==> run K <==
Design ALU, start of the top module:
module ALU(
  input         clock,
                reset,
                io_flush_valid,
                io_FU_input_valid,
  input  [6:0]  io_FU_input_bits_decoded_instruction_PRD,
  input         io_FU_input_bits_decoded_instruction_RD_valid,
  input  [20:0] io_FU_input_bits_decoded_instruction_IMM,
  input  [2:0]  io_FU_input_bits_decoded_instruction_FUNCT3,
  input  [1:0]  io_FU_input_bits_decoded_instruction_packet_index,
  input  [5:0]  io_FU_input_bits_decoded_instruction_ROB_index,
  input  [3:0]  io_FU_input_bits_decoded_instruction_MOB_index,
  input  [4:0]  io_FU_input_bits_decoded_instruction_instructionType,
  input         io_FU_input_bits_decoded_instruction_needs_ALU,
                io_FU_input_bits_decoded_instruction_needs_branch_unit,
                io_FU_input_bits_decoded_instruction_SUBTRACT,
                io_FU_input_bits_decoded_instruction_MULTIPLY,
                io_FU_input_bits_decoded_instruction_FENCE,
                io_FU_input_bits_decoded_instruction_IS_IMM,
  input  [31:0] io_FU_input_bits_RS1_data,
                io_FU_input_bits_RS2_data,
                io_FU_input_bits_fetch_PC,
  output        io_FU_output_valid,
  output [6:0]  io_FU_output_bits_PRD,
  output [31:0] io_FU_output_bits_RD_data,
  output        io_FU_output_bits_RD_valid,
  output [31:0] io_FU_output_bits_fetch_PC,
  output [3:0]  io_FU_output_bits_MOB_index,
  output [5:0]  io_FU_output_bits_ROB_index,
  output [1:0]  io_FU_output_bits_fetch_packet_index
);
export LEC_CHECK = 0
export CAP_MARGIN = 20
export CORE_ASPECT_RATIO = 0.5
export CORE_MARGIN = 2
export CORE_UTILIZATION = 48
export CTS_CLUSTER_DIAMETER = 245
export CTS_CLUSTER_SIZE = 98
export GPL_ROUTABILITY_DRIVEN = 0
export GPL_TIMING_DRIVEN = 1
export MIN_ROUTING_LAYER = met1
export PLACE_DENSITY = 0.43
export SETUP_SLACK_MARGIN = 1.24
export SLEW_MARGIN = 15
export TNS_END_PERCENT = 35
create_clock -name core_clock -period 7.71 [get_ports {clock}]
run.sh (not shown) runs the stock make flow with config.mk's settings and CLKGATE_MAP_FILE=.
==> run G: changes against run K <==
Settings changed: CORE_ASPECT_RATIO 0.5 to unset, CORE_UTILIZATION 48 to 40, CTS_CLUSTER_DIAMETER 245 to unset, CTS_CLUSTER_SIZE 98 to unset, GPL_ROUTABILITY_DRIVEN 0 to unset, GPL_TIMING_DRIVEN 1 to unset, MIN_ROUTING_LAYER met1 to unset, PLACE_DENSITY 0.43 to unset, SETUP_SLACK_MARGIN 1.24 to unset, SLEW_MARGIN 15 to 20, TNS_END_PERCENT 35 to unset.
==> flow/constraint.sdc (replaced) <==
create_clock -name core_clock -period 6.0 [get_ports {clock}]
set_input_delay 1.2000 -clock core_clock [delete_from_list [all_inputs] [get_ports {clock}]]
set_output_delay 1.2000 -clock core_clock [all_outputs]
set_load 0.01 [all_outputs]
==> run E: changes against run K <==
Settings changed: ABC_AREA set to 1, CORE_ASPECT_RATIO 0.5 to unset, CORE_UTILIZATION 48 to 52, CTS_CLUSTER_DIAMETER 245 to 371, CTS_CLUSTER_SIZE 98 to 95, GPL_ROUTABILITY_DRIVEN 0 to unset, GPL_TIMING_DRIVEN 1 to unset, MIN_ROUTING_LAYER met1 to unset, PLACE_DENSITY 0.43 to 0.36, SETUP_SLACK_MARGIN 1.24 to unset, SLEW_MARGIN 15 to 20.
==> flow/constraint.sdc (replaced) <==
create_clock -name core_clock -period 3.07 [get_ports {clock}]
set_input_delay 0.6140 -clock core_clock [delete_from_list [all_inputs] [get_ports {clock}]]
set_output_delay 0.6140 -clock core_clock [all_outputs]
set_load 0.01 [all_outputs]
==> results <==
Run K went through all stages and came out clean. Run E aborted during global routing (5_1_grt). Run G ran to the end with no violations.
Against run G, the core utilization of run K is higher by 8.9 points.
Between run G and run K, the lower total power is in run K (gap about 35%, measured against run K).
Of run G and run K, run G has the higher combinational power (gap 33%, measured against run K).
In run G the sequential power is higher than in run K, by about 30%.
In run K the wire length is smaller than in run G, by about 7%.
Against run K, the clock power of run G is larger by about 47%.
Against run K, the non-clock buffer count of run G is higher by 49.
Between run G and run E, the lower area after synthesis is in run G (gap 7.9%, measured against run E).
Flip-flop count is the same in run G and run K.


==> job 1738: inputs <==
Starting RTL as in the previous note.
Settings: LEC_CHECK=0, ABC_AREA=1, CAP_MARGIN=20, CORE_MARGIN=2, CORE_UTILIZATION=72, CTS_CLUSTER_SIZE=96, GPL_ROUTABILITY_DRIVEN=0, PLACE_DENSITY=0.38, SETUP_SLACK_MARGIN=0.49, SLEW_MARGIN=20, TNS_END_PERCENT=10; clock period 1.98 ns.
==> inputs of job 9729, as changes to job 1738 <==
ABC_AREA = default   (was 1)
CORE_UTILIZATION = 58   (was 72)
CTS_CLUSTER_DIAMETER = 45   (was default)
CTS_CLUSTER_SIZE = 89   (was 96)
GPL_ROUTABILITY_DRIVEN = default   (was 0)
HOLD_SLACK_MARGIN = -0.08   (was default)
PLACE_DENSITY = default   (was 0.38)
SETUP_SLACK_MARGIN = default   (was 0.49)
TNS_END_PERCENT = 75   (was 10)
==> flow/constraint.sdc (replaced) <==
create_clock -name core_clock -period 3.86 [get_ports {clock}]
set_input_delay 0.7720 -clock core_clock [delete_from_list [all_inputs] [get_ports {clock}]]
set_output_delay 0.7720 -clock core_clock [all_outputs]
set_load 0.01 [all_outputs]
==> results.txt <==
Implementation results. The run stopped with a tool error. Xor/xnor cell area share of the yosys netlist landed at 1.31%. In the synthesized netlist, mux cells make up 0% of the area. For reference, the placement row count at floorplan is 47.

The stage where the run came to a stop is 3_3_place_gp. Chip area landed at 17,800 um^2. Combined area of all synthesized cells landed at 12,100 um^2. The tool reported: "[ERROR GPL-0301] Utilization 103.151 % exceeds 100%". After synthesis, the cell types taking the most area are sky130_fd_sc_hd__nand2_1, sky130_fd_sc_hd__nand3_1, sky130_fd_sc_hd__dfxtp_1. Distinct cell type count after synthesis landed at 48.
The numbers above come from job 1738.

==> results.txt <==
Implementation results. The run stopped with a tool error. It got as far as 5_1_grt and failed there. The first error in the log reads "[ERROR GRT-0116] Global routing finished with congestion. Check the congestion regions in the DRC Viewer". Sorting the synthesized cells by area gives the leading types as sky130_fd_sc_hd__dfxtp_1, sky130_fd_sc_hd__ha_1, sky130_fd_sc_hd__mux4_2. For reference, the mux area share after synthesis is 14.9%.
The numbers above come from job 9729.



==> v36 <==
==> flow/design.v <==
module ALU(
  input         clock,
                reset,
                io_flush_valid,
                io_FU_input_valid,
  input  [6:0]  io_FU_input_bits_decoded_instruction_PRD,
  input         io_FU_input_bits_decoded_instruction_RD_valid,
  input  [20:0] io_FU_input_bits_decoded_instruction_IMM,
  input  [2:0]  io_FU_input_bits_decoded_instruction_FUNCT3,
  input  [1:0]  io_FU_input_bits_decoded_instruction_packet_index,
  input  [5:0]  io_FU_input_bits_decoded_instruction_ROB_index,
  input  [3:0]  io_FU_input_bits_decoded_instruction_MOB_index,
  input  [4:0]  io_FU_input_bits_decoded_instruction_instructionType,
  input         io_FU_input_bits_decoded_instruction_needs_ALU,
                io_FU_input_bits_decoded_instruction_needs_branch_unit,
                io_FU_input_bits_decoded_instruction_SUBTRACT,
                io_FU_input_bits_decoded_instruction_MULTIPLY,
                io_FU_input_bits_decoded_instruction_FENCE,
                io_FU_input_bits_decoded_instruction_IS_IMM,
  input  [31:0] io_FU_input_bits_RS1_data,
                io_FU_input_bits_RS2_data,
                io_FU_input_bits_fetch_PC,
  output        io_FU_output_valid,
  output [6:0]  io_FU_output_bits_PRD,
  output [31:0] io_FU_output_bits_RD_data,
  output        io_FU_output_bits_RD_valid,
  output [31:0] io_FU_output_bits_fetch_PC,
  output [3:0]  io_FU_output_bits_MOB_index,
  output [5:0]  io_FU_output_bits_ROB_index,
  output [1:0]  io_FU_output_bits_fetch_packet_index
);
  wire [31:0] RS1_signed = io_FU_input_bits_RS1_data;
  wire [31:0] RS1_unsigned = io_FU_input_bits_RS1_data;
  wire [31:0] instruction_PC =
    io_FU_input_bits_fetch_PC
    + {28'h0, io_FU_input_bits_decoded_instruction_packet_index, 2'h0};
  reg  [31:0] arithmetic_result;
  wire [31:0] IMM_signed =
    {{19{io_FU_input_bits_decoded_instruction_IMM[12]}},
     io_FU_input_bits_decoded_instruction_IMM[12:0]};
  wire [31:0] operand2_unsigned =
    io_FU_input_bits_decoded_instruction_IS_IMM ? IMM_signed : io_FU_input_bits_RS2_data;
  wire [4:0]  shamt = operand2_unsigned[4:0];
  wire        _REMU_T = io_FU_input_bits_decoded_instruction_instructionType == 5'hC;
  wire        _SLTU_T_1 = io_FU_input_bits_decoded_instruction_instructionType == 5'h4;
  wire        _BEQ_T = io_FU_input_bits_decoded_instruction_FUNCT3 == 3'h0;
  wire        ADD =
    (_REMU_T | _SLTU_T_1) & _BEQ_T & ~io_FU_input_bits_decoded_instruction_MULTIPLY
    & ~io_FU_input_bits_decoded_instruction_SUBTRACT;
  wire        SUB =
    (_REMU_T | _SLTU_T_1) & _BEQ_T & ~io_FU_input_bits_decoded_instruction_MULTIPLY
    & io_FU_input_bits_decoded_instruction_SUBTRACT;
  wire        SLL =
    (_REMU_T | _SLTU_T_1) & io_FU_input_bits_decoded_instruction_FUNCT3 == 3'h1
    & ~io_FU_input_bits_decoded_instruction_MULTIPLY;
  wire        _BGE_T = io_FU_input_bits_decoded_instruction_FUNCT3 == 3'h5;
  wire        SRL =
    (_REMU_T | _SLTU_T_1) & _BGE_T & ~io_FU_input_bits_decoded_instruction_MULTIPLY
    & ~io_FU_input_bits_decoded_instruction_SUBTRACT;
  wire        SRA =
    (_REMU_T | _SLTU_T_1) & _BGE_T & ~io_FU_input_bits_decoded_instruction_MULTIPLY
    & io_FU_input_bits_decoded_instruction_SUBTRACT;
  wire        AUIPC =
    io_FU_input_bits_decoded_instruction_instructionType == 5'h5
    & ~io_FU_input_bits_decoded_instruction_MULTIPLY;
  wire        ALU_input_valid =
    io_FU_input_valid & io_FU_input_bits_decoded_instruction_needs_ALU;
  wire        branch_unit_input_valid =
    io_FU_input_valid & io_FU_input_bits_decoded_instruction_needs_branch_unit;
  wire        mult_unit_input_valid =
    io_FU_input_valid & io_FU_input_bits_decoded_instruction_MULTIPLY;
  reg         io_FU_output_valid_REG;
  wire [31:0] add_result = RS1_unsigned + operand2_unsigned;
  wire [31:0] sub_result = RS1_unsigned - operand2_unsigned;
  wire [31:0] _GEN = {27'h0, shamt};
  wire [31:0] sra_result = $signed($signed(RS1_signed) >>> _GEN);
  wire [62:0] _sll_result_T = {31'h0, RS1_unsigned} << shamt;
  reg  [31:0] io_FU_output_bits_fetch_PC_REG;
  reg  [1:0]  io_FU_output_bits_fetch_packet_index_REG;
  reg  [6:0]  io_FU_output_bits_PRD_REG;
  reg         io_FU_output_bits_RD_valid_REG;
  reg  [3:0]  io_FU_output_bits_MOB_index_REG;
  reg  [5:0]  io_FU_output_bits_ROB_index_REG;
  always @(posedge clock) begin
    if (reset)
      arithmetic_result <= 32'h0;
    else begin
      arithmetic_result <=
        ADD
          ? add_result
          : SUB
              ? sub_result
              : (_REMU_T | _SLTU_T_1)
                & io_FU_input_bits_decoded_instruction_FUNCT3 == 3'h4
                & ~io_FU_input_bits_decoded_instruction_MULTIPLY
                  ? RS1_unsigned ^ operand2_unsigned
                  : (_REMU_T | _SLTU_T_1)
                    & io_FU_input_bits_decoded_instruction_FUNCT3 == 3'h6
                    & ~io_FU_input_bits_decoded_instruction_MULTIPLY
                      ? RS1_unsigned | operand2_unsigned
                      : (_REMU_T | _SLTU_T_1)
                        & (&io_FU_input_bits_decoded_instruction_FUNCT3)
                        & ~io_FU_input_bits_decoded_instruction_MULTIPLY
                          ? RS1_unsigned & operand2_unsigned
                          : SLL
                              ? _sll_result_T[31:0]
                              : SRL
                                  ? RS1_unsigned >> _GEN
                                  : SRA
                                      ? sra_result
                                      : (_REMU_T | _SLTU_T_1)
                                        & io_FU_input_bits_decoded_instruction_FUNCT3 == 3'h2
                                        & ~io_FU_input_bits_decoded_instruction_MULTIPLY
                                          ? {31'h0,
                                             $signed(RS1_signed) < $signed(io_FU_input_bits_decoded_instruction_IS_IMM
                                                                             ? IMM_signed
                                                                             : io_FU_input_bits_RS2_data)}
                                          : (_REMU_T | _SLTU_T_1)
                                            & io_FU_input_bits_decoded_instruction_FUNCT3 == 3'h3
                                            & ~io_FU_input_bits_decoded_instruction_MULTIPLY
                                              ? {31'h0, RS1_unsigned < operand2_unsigned}
                                              : io_FU_input_bits_decoded_instruction_instructionType == 5'hD
                                                & ~io_FU_input_bits_decoded_instruction_MULTIPLY
                                                  ? {io_FU_input_bits_decoded_instruction_IMM[19:0],
                                                     12'h0}
                                                  : 32'h0;
    end
    io_FU_output_valid_REG <=
      ALU_input_valid & ~io_flush_valid | io_FU_input_bits_decoded_instruction_FENCE;
    io_FU_output_bits_fetch_PC_REG <= io_FU_input_bits_fetch_PC;
    io_FU_output_bits_fetch_packet_index_REG <=
      io_FU_input_bits_decoded_instruction_packet_index;
    io_FU_output_bits_PRD_REG <= io_FU_input_bits_decoded_instruction_PRD;
    io_FU_output_bits_RD_valid_REG <= io_FU_input_bits_decoded_instruction_RD_valid;
    io_FU_output_bits_MOB_index_REG <= io_FU_input_bits_decoded_instruction_MOB_index;
    io_FU_output_bits_ROB_index_REG <= io_FU_input_bits_decoded_instruction_ROB_index;
  end  
  assign io_FU_output_valid = io_FU_output_valid_REG & ~io_flush_valid;
  assign io_FU_output_bits_PRD = io_FU_output_bits_PRD_REG;
  assign io_FU_output_bits_RD_data = arithmetic_result;
  assign io_FU_output_bits_RD_valid = io_FU_output_bits_RD_valid_REG;
  assign io_FU_output_bits_fetch_PC = io_FU_output_bits_fetch_PC_REG;
  assign io_FU_output_bits_MOB_index = io_FU_output_bits_MOB_index_REG;
  assign io_FU_output_bits_ROB_index = io_FU_output_bits_ROB_index_REG;
  assign io_FU_output_bits_fetch_packet_index = io_FU_output_bits_fetch_packet_index_REG;
endmodule
==> flow/run.sh <==
#!/bin/bash
# the make line also repeats each setting of config.mk as NAME=value (left out here)
make -C /OpenROAD-flow-scripts/flow DESIGN_CONFIG=/design/flow/config.mk WORK_HOME=/design/flow/orfs CLKGATE_MAP_FILE= finish
==> flow/config.mk <==
export PLATFORM = sky130hd
export DESIGN_NAME = ALU
export DESIGN_NICKNAME = ALU
export VERILOG_FILES = /design/flow/design.v
export SDC_FILE = /design/flow/constraint.sdc
export NUM_CORES = 4
export LEC_CHECK = 0
export ABC_AREA = 1
export CAP_MARGIN = 20
export CORE_MARGIN = 2
export CORE_UTILIZATION = 72
export CTS_CLUSTER_DIAMETER = 400
export CTS_CLUSTER_SIZE = 96
export GPL_ROUTABILITY_DRIVEN = 0
export PLACE_DENSITY = 0.83
export SETUP_SLACK_MARGIN = 0.49
export SLEW_MARGIN = 20
export TNS_END_PERCENT = 10
==> flow/constraint.sdc <==
create_clock -name core_clock -period 1.98 [get_ports {clock}]
set_input_delay 0.3960 -clock core_clock [delete_from_list [all_inputs] [get_ports {clock}]]
set_output_delay 0.3960 -clock core_clock [all_outputs]
set_load 0.01 [all_outputs]
==> v19 (differences from v36) <==
CORE_ASPECT_RATIO = 0.5   (was unset)
CORE_UTILIZATION = 40   (was 72)
CTS_CLUSTER_DIAMETER = 382   (was 400)
CTS_CLUSTER_SIZE = 98   (was 96)
GPL_ROUTABILITY_DRIVEN = unset   (was 0)
PLACE_DENSITY = 0.35   (was 0.83)
SETUP_SLACK_MARGIN = -0.6   (was 0.49)
TNS_END_PERCENT = unset   (was 10)
==> flow/constraint.sdc (replaced) <==
create_clock -name core_clock -period 6.0 [get_ports {clock}]
set_input_delay 1.2000 -clock core_clock [delete_from_list [all_inputs] [get_ports {clock}]]
set_output_delay 1.2000 -clock core_clock [all_outputs]
set_load 0.01 [all_outputs]
==> v10 (differences from v36) <==
CORE_UTILIZATION = 68   (was 72)
CTS_CLUSTER_DIAMETER = 395   (was 400)
CTS_CLUSTER_SIZE = 52   (was 96)
GPL_ROUTABILITY_DRIVEN = unset   (was 0)
PLACE_DENSITY = 0.62   (was 0.83)
SETUP_SLACK_MARGIN = -0.23   (was 0.49)
TNS_END_PERCENT = 15   (was 10)
==> flow/constraint.sdc (replaced) <==
create_clock -name core_clock -period 3.24 [get_ports {clock}]
set_input_delay 0.6480 -clock core_clock [delete_from_list [all_inputs] [get_ports {clock}]]
set_output_delay 0.6480 -clock core_clock [all_outputs]
set_load 0.01 [all_outputs]
==> qor summary <==
quantity                                                                                    v36                     v10             v19
Core region area                                                                      16500 um2               17400 um2       29300 um2
Number of input and output port buffers inserted                                              -                     237             237
Weighted congestion reported at the end of routability-driven placement                       -                    1.24            1.04
Synth top cell by count                                                                 nand2_1                 nand2_1         nand2_1
Area of the chip                                                                      17800 um2               18800 um2       31700 um2
And-or/or-and share of the synthesized area                                               15.2%                   15.2%           15.2%
Site Rows                                                                                    47                      48              44
Share of the synthesized area in the top cell type                                        18.2%                   18.2%           18.2%
I/O pin total                                                                               240                     240             240
Async set-reset flop share out of synthesis                                                  0%                      0%              0%
Fraction of the core area occupied by cells at floorplan                                  73.3%                   69.6%           41.2%
Simple logic cell fraction of the synthesized area                                        46.8%                   46.8%           46.8%
Post-synthesis instance total                                                              2182                    2182            2182
Die y size                                                                               134 um                  137 um          127 um
Outcome                                                                  stopped before the end  stopped before the end  finished clean
Last stage reached                                                             global placement      detailed placement               -
X dimension of the die                                                                   134 um                  137 um          250 um
No activity file was given, so power comes from the tool's default toggle rates.
